// Sine_wave
module Sine_wave
    #(
        parameter DATA_WIDTH    = 12,
        parameter ANGLE_WIDTH   = 16
    )(
    input                       clk,
    input                       reset,
    input                       ce,
    input  [DATA_WIDTH:0]       ampl,  
    input  [ANGLE_WIDTH-1:0]    step,  
    output [DATA_WIDTH:0]    sin_wave,
    output [DATA_WIDTH:0]    cos_wave   
);
localparam  MID_LVL = 2 << (DATA_WIDTH-1);
localparam angle_90 = 51315; 
wire signed [DATA_WIDTH:0] Xo_cordic, Yo_cordic;
reg [ANGLE_WIDTH-1:0] angle ;
wire [1:0] quarter;
localparam QUARTER_1 = 0;
localparam QUARTER_2 = 1;
localparam QUARTER_3 = 2;
localparam QUARTER_4 = 3;
reg [2:0] state;
cordic # (
    .DATA_WIDTH    (DATA_WIDTH),
    .ANGLE_WIDTH   (ANGLE_WIDTH)
    ) cordic ( 
    .clk        ( clk), 
    .rst        ( reset      ),
    .x_i        ( ampl       ), 
    .quarter_in ( state      ),
    .theta_i    ( angle      ),
    .x_o        ( Xo_cordic  ), 
    .y_o        ( Yo_cordic  ),
    .quarter_out( quarter    )
);
assign sin_wave = (quarter == QUARTER_1) | (quarter == QUARTER_2) ? MID_LVL + Yo_cordic : MID_LVL -Yo_cordic;
assign cos_wave = (quarter == QUARTER_1) | (quarter == QUARTER_4) ? MID_LVL + Xo_cordic : MID_LVL -Xo_cordic;
always@(posedge clk)begin
    if (!ce) begin
    end else if (reset) begin
        state <= QUARTER_1;
        angle <= 0;
    end else begin
        case (state)
            QUARTER_1: begin
                if (angle < angle_90 - step)
                    angle <= angle + step;
                else begin
                    state <= QUARTER_2;
                end
            end
            QUARTER_2: begin
                if (angle > step)
                    angle <= angle - step;
                else begin
                    state <= QUARTER_3;
                end
            end
            QUARTER_3: begin
                if (angle < angle_90 - step)
                    angle <= angle + step;
                else begin
                    state <= QUARTER_4;
                end
            end
            QUARTER_4: begin
  ...
clock: 3.42 ns
lec_check: 0
abc_area: 1
cap_margin: 0
core_margin: 2
core_utilization: 72
cts_cluster_diameter: 352
place_density: 0.63
setup_slack_margin: 0.19
slew_margin: 20
run.sh (not shown) runs the stock make flow with config.mk's settings and CLKGATE_MAP_FILE=.
Edit:
==> flow/config.mk (replaced) <==
export PLATFORM = sky130hd
export DESIGN_NAME = Sine_wave
export DESIGN_NICKNAME = Sine_wave
export VERILOG_FILES = /design/flow/design.v
export SDC_FILE = /design/flow/constraint.sdc
export NUM_CORES = 4
export LEC_CHECK = 0
export CAP_MARGIN = 20
export CORE_MARGIN = 2
export CORE_UTILIZATION = 72
export CTS_CLUSTER_SIZE = 48
export SETUP_SLACK_MARGIN = 0.32
export SLEW_MARGIN = 20
==> flow/constraint.sdc (replaced) <==
create_clock -name core_clock -period 2.42 [get_ports {clk}]
set_input_delay 0.4840 -clock core_clock [delete_from_list [all_inputs] [get_ports {clk}]]
set_output_delay 0.4840 -clock core_clock [all_outputs]
set_load 0.01 [all_outputs]
The new run failed in clock tree synthesis (4_1_cts); synthesized cell count came out lower by about a fifth; area after synthesis came out lower by a few percent; die area came out lower by a few percent.
Edit:
--- a/flow/config.mk
+++ b/flow/config.mk
@@ -9,5 +9,6 @@
 export CORE_MARGIN = 2
 export CORE_UTILIZATION = 72
-export CTS_CLUSTER_SIZE = 48
-export SETUP_SLACK_MARGIN = 0.32
+export CTS_CLUSTER_DIAMETER = 358
+export CTS_CLUSTER_SIZE = 32
+export PLACE_DENSITY = 0.66
 export SLEW_MARGIN = 20
==> flow/constraint.sdc (replaced) <==
create_clock -name core_clock -period 2.34 [get_ports {clk}]
set_input_delay 0.4680 -clock core_clock [delete_from_list [all_inputs] [get_ports {clk}]]
set_output_delay 0.4680 -clock core_clock [all_outputs]
set_load 0.01 [all_outputs]
What happened: Now the flow died in detailed placement (3_5_place_dp). Synthesized area stays the same. Synthesized cell count stays the same. Die area stays the same.
Edit:
--- a/flow/config.mk
+++ b/flow/config.mk
@@ -9,6 +9,5 @@
 export CORE_MARGIN = 2
 export CORE_UTILIZATION = 72
-export CTS_CLUSTER_DIAMETER = 358
-export CTS_CLUSTER_SIZE = 32
-export PLACE_DENSITY = 0.66
+export CTS_CLUSTER_DIAMETER = 53
+export SETUP_SLACK_MARGIN = -0.07
 export SLEW_MARGIN = 20
==> flow/constraint.sdc (replaced) <==
create_clock -name core_clock -period 3.39 [get_ports {clk}]
set_input_delay 0.6780 -clock core_clock [delete_from_list [all_inputs] [get_ports {clk}]]
set_output_delay 0.6780 -clock core_clock [all_outputs]
set_load 0.01 [all_outputs]
- Now the flow produced a layout that fails on negative setup slack
- die size does not change
- synthesized area does not change
- synthesized cell count is unchanged
Edit:
--- a/flow/config.mk
+++ b/flow/config.mk
@@ -8,6 +8,6 @@
 export CAP_MARGIN = 20
 export CORE_MARGIN = 2
-export CORE_UTILIZATION = 72
-export CTS_CLUSTER_DIAMETER = 53
-export SETUP_SLACK_MARGIN = -0.07
+export CORE_UTILIZATION = 68
+export CTS_CLUSTER_DIAMETER = 358
+export CTS_CLUSTER_SIZE = 32
 export SLEW_MARGIN = 20
==> flow/constraint.sdc (replaced) <==
create_clock -name core_clock -period 2.34 [get_ports {clk}]
set_input_delay 0.4680 -clock core_clock [delete_from_list [all_inputs] [get_ports {clk}]]
set_output_delay 0.4680 -clock core_clock [all_outputs]
set_load 0.01 [all_outputs]
- With this change the flow did not get past clock tree synthesis (4_1_cts)
- synthesized cell count stays the same
- die area rose by 5.8%
- synthesized area does not change
Edit:
--- a/flow/config.mk
+++ b/flow/config.mk
@@ -8,6 +8,5 @@
 export CAP_MARGIN = 20
 export CORE_MARGIN = 2
-export CORE_UTILIZATION = 68
-export CTS_CLUSTER_DIAMETER = 358
-export CTS_CLUSTER_SIZE = 32
+export CORE_UTILIZATION = 72
+export CTS_CLUSTER_DIAMETER = 353
 export SLEW_MARGIN = 20
==> flow/constraint.sdc (replaced) <==
create_clock -name core_clock -period 3.39 [get_ports {clk}]
set_input_delay 0.6780 -clock core_clock [delete_from_list [all_inputs] [get_ports {clk}]]
set_output_delay 0.6780 -clock core_clock [all_outputs]
set_load 0.01 [all_outputs]
- The new run produced a layout that fails on negative setup slack
- area after synthesis stays the same
- die size falls by about 5.5%
- synthesized cell count is unchanged
